== lagoon ==
==> flow/design.v (excerpt) <==
module  CONV(
	input		clk,
	input		reset,
	output	reg	busy,	
	input		ready,	
	output	reg [11:0]	iaddr,
	input	signed [19:0] idata,	
	output	 reg cwr,
	output	 reg [11:0]	caddr_wr,
	output	 reg [19:0]	cdata_wr,
	output	 reg	crd,
	output	 reg [11:0]	caddr_rd,
	input	 [19:0]	cdata_rd,
	output reg 	[2:0] 	csel
	);
Settings: LEC_CHECK=0, CAP_MARGIN=20, CORE_MARGIN=2, CORE_UTILIZATION=72, MAX_ROUTING_LAYER=met4, PLACE_DENSITY_LB_ADDON=0.08, SETUP_SLACK_MARGIN=1.38, SLEW_MARGIN=20; clock period 8.27 ns.
run.sh (not shown) runs the stock make flow with config.mk's settings and CLKGATE_MAP_FILE=.
lagoon never completed; the flow aborted with a tool error in 5_1_grt.
### lagoon -> amber
Settings: TNS_END_PERCENT: unset -> 5; MAX_ROUTING_LAYER: met4 -> unset; the clock period (ns, I/O delays scaled along): 8.27 -> 8.28.
## What came out
amber finished every stage and its layout cleared the timing, DRC and antenna checks. On count of pins on the block boundary, amber and lagoon are neck and neck. Re compound-cell area share of the yosys netlist: no difference whatsoever between lagoon and amber. Comparing lagoon against amber, there is no change at all in clock tree buffer depth. There was hardly any difference in post-placement cell area between lagoon and amber. Number of core rows: amber vs lagoon identical. Post-placement cell count is lower on lagoon. lagoon -> amber: count of distinct cell types in the synthesized netlist delta 0, exact match. In amber relative to lagoon, number of gates resized after CTS had gone down by more than a quarter. For the weighted congestion reported at the end of routability-driven placement, amber came in about 2.2% higher than lagoon did. Going from lagoon to amber, number of buffers added by the clock tree synthesis step shrank by more than 10%. lagoon has higher post-place setup slack than amber.
Input changes introduced in quartz (baseline for comparison: amber):
Settings: TNS_END_PERCENT no longer set, was 5; CTS_CLUSTER_DIAMETER now 393, previously not set; ABC_AREA now 1, previously not set; PLACE_DENSITY_LB_ADDON no longer set, was 0.08; SETUP_SLACK_MARGIN no longer set, was 1.38; the clock period (ns, I/O delays scaled along) now 7.83, was 8.28.
### Flow results
Re post-synthesis mux area share: quartz is 1.2 points down on amber.
Changes observed in quartz relative to amber: number of buffers inserted to repair setup after CTS -11; final HPWL from detailed placement rose by about 22%; number of nets at floorplan now sits higher.
AND-OR/OR-AND share of the synthesized area (quartz over amber): decrease, 2.2 points
Measured against amber, the number of distinct library cell variants in the gate-level netlist after synthesis of quartz comes out at 0.67 times the reference value.
Diff amber -> quartz: proportion of synthesized chip area in sequential cells saw a decrease, simple-gate area share of the yosys netlist saw an increase, chip area estimate from yosys synthesis saw an increase.
For quartz, the flow was terminated by a tool error in 5_1_grt and produced no final design.
Modified inputs, indigo compared to quartz
Settings: CTS_CLUSTER_DIAMETER removed (was 393); PLACE_DENSITY_LB_ADDON newly set to 0.19; the clock period (ns, I/O delays scaled along) changed from 7.83 to 6.41.
==> results <==
Flow for indigo halted at 5_1_grt, error code GRT-0116. Comparing indigo against quartz, there is no change at all in buffer levels on the longest clock path. As far as sequential area share after synthesis goes, indigo and quartz are indistinguishable; the numbers are identical. The pre-CTS setup slack reported for indigo is smaller than that of quartz by 0.86 ns.
--- input diff indigo..sierra ---
Settings: PLACE_DENSITY_LB_ADDON: 0.19 -> unset; ABC_AREA: 1 -> unset; PLACE_DENSITY: unset -> 0.39; the clock period (ns, I/O delays scaled along): 6.41 -> 9.05.
==> results <==
indigo -> sierra: cell area reported after detailed placement decreased by a little under 10%
The die area of sierra was superior to that of indigo.
Among indigo and sierra, the run that stopped before the end is indigo, and it is the only one.
Lower number of gates resized after CTS goes to sierra over indigo.
sierra reports a lower count of mapped cells out of synthesis than indigo does.
Input-level comparison between ember and sierra:
Settings: PLACE_DENSITY no longer set, was 0.39; CORE_UTILIZATION now 40, was 72; the clock period (ns, I/O delays scaled along) now 9.25, was 9.05.
--- outcome ---
sierra has a higher fraction of the cycle the final worst path needs than ember. Diff ember and sierra: initial cell density of the core lower in ember. Proportion of synthesized chip area in sequential cells: sierra vs ember identical. Summary — core area, ember relative to sierra: higher, by about 80%. [ember] count of clock-net buffers in the final layout rose 5 relative to sierra. When the final numbers for ember and sierra were put side by side, the length of routed wiring on met1 turned out to be smaller in sierra. Between ember and sierra, non-clock buffer count is higher for sierra, ember comes in under that. Relative to sierra, the met2 routing resource usage after global routing of ember is lower by 30 points.
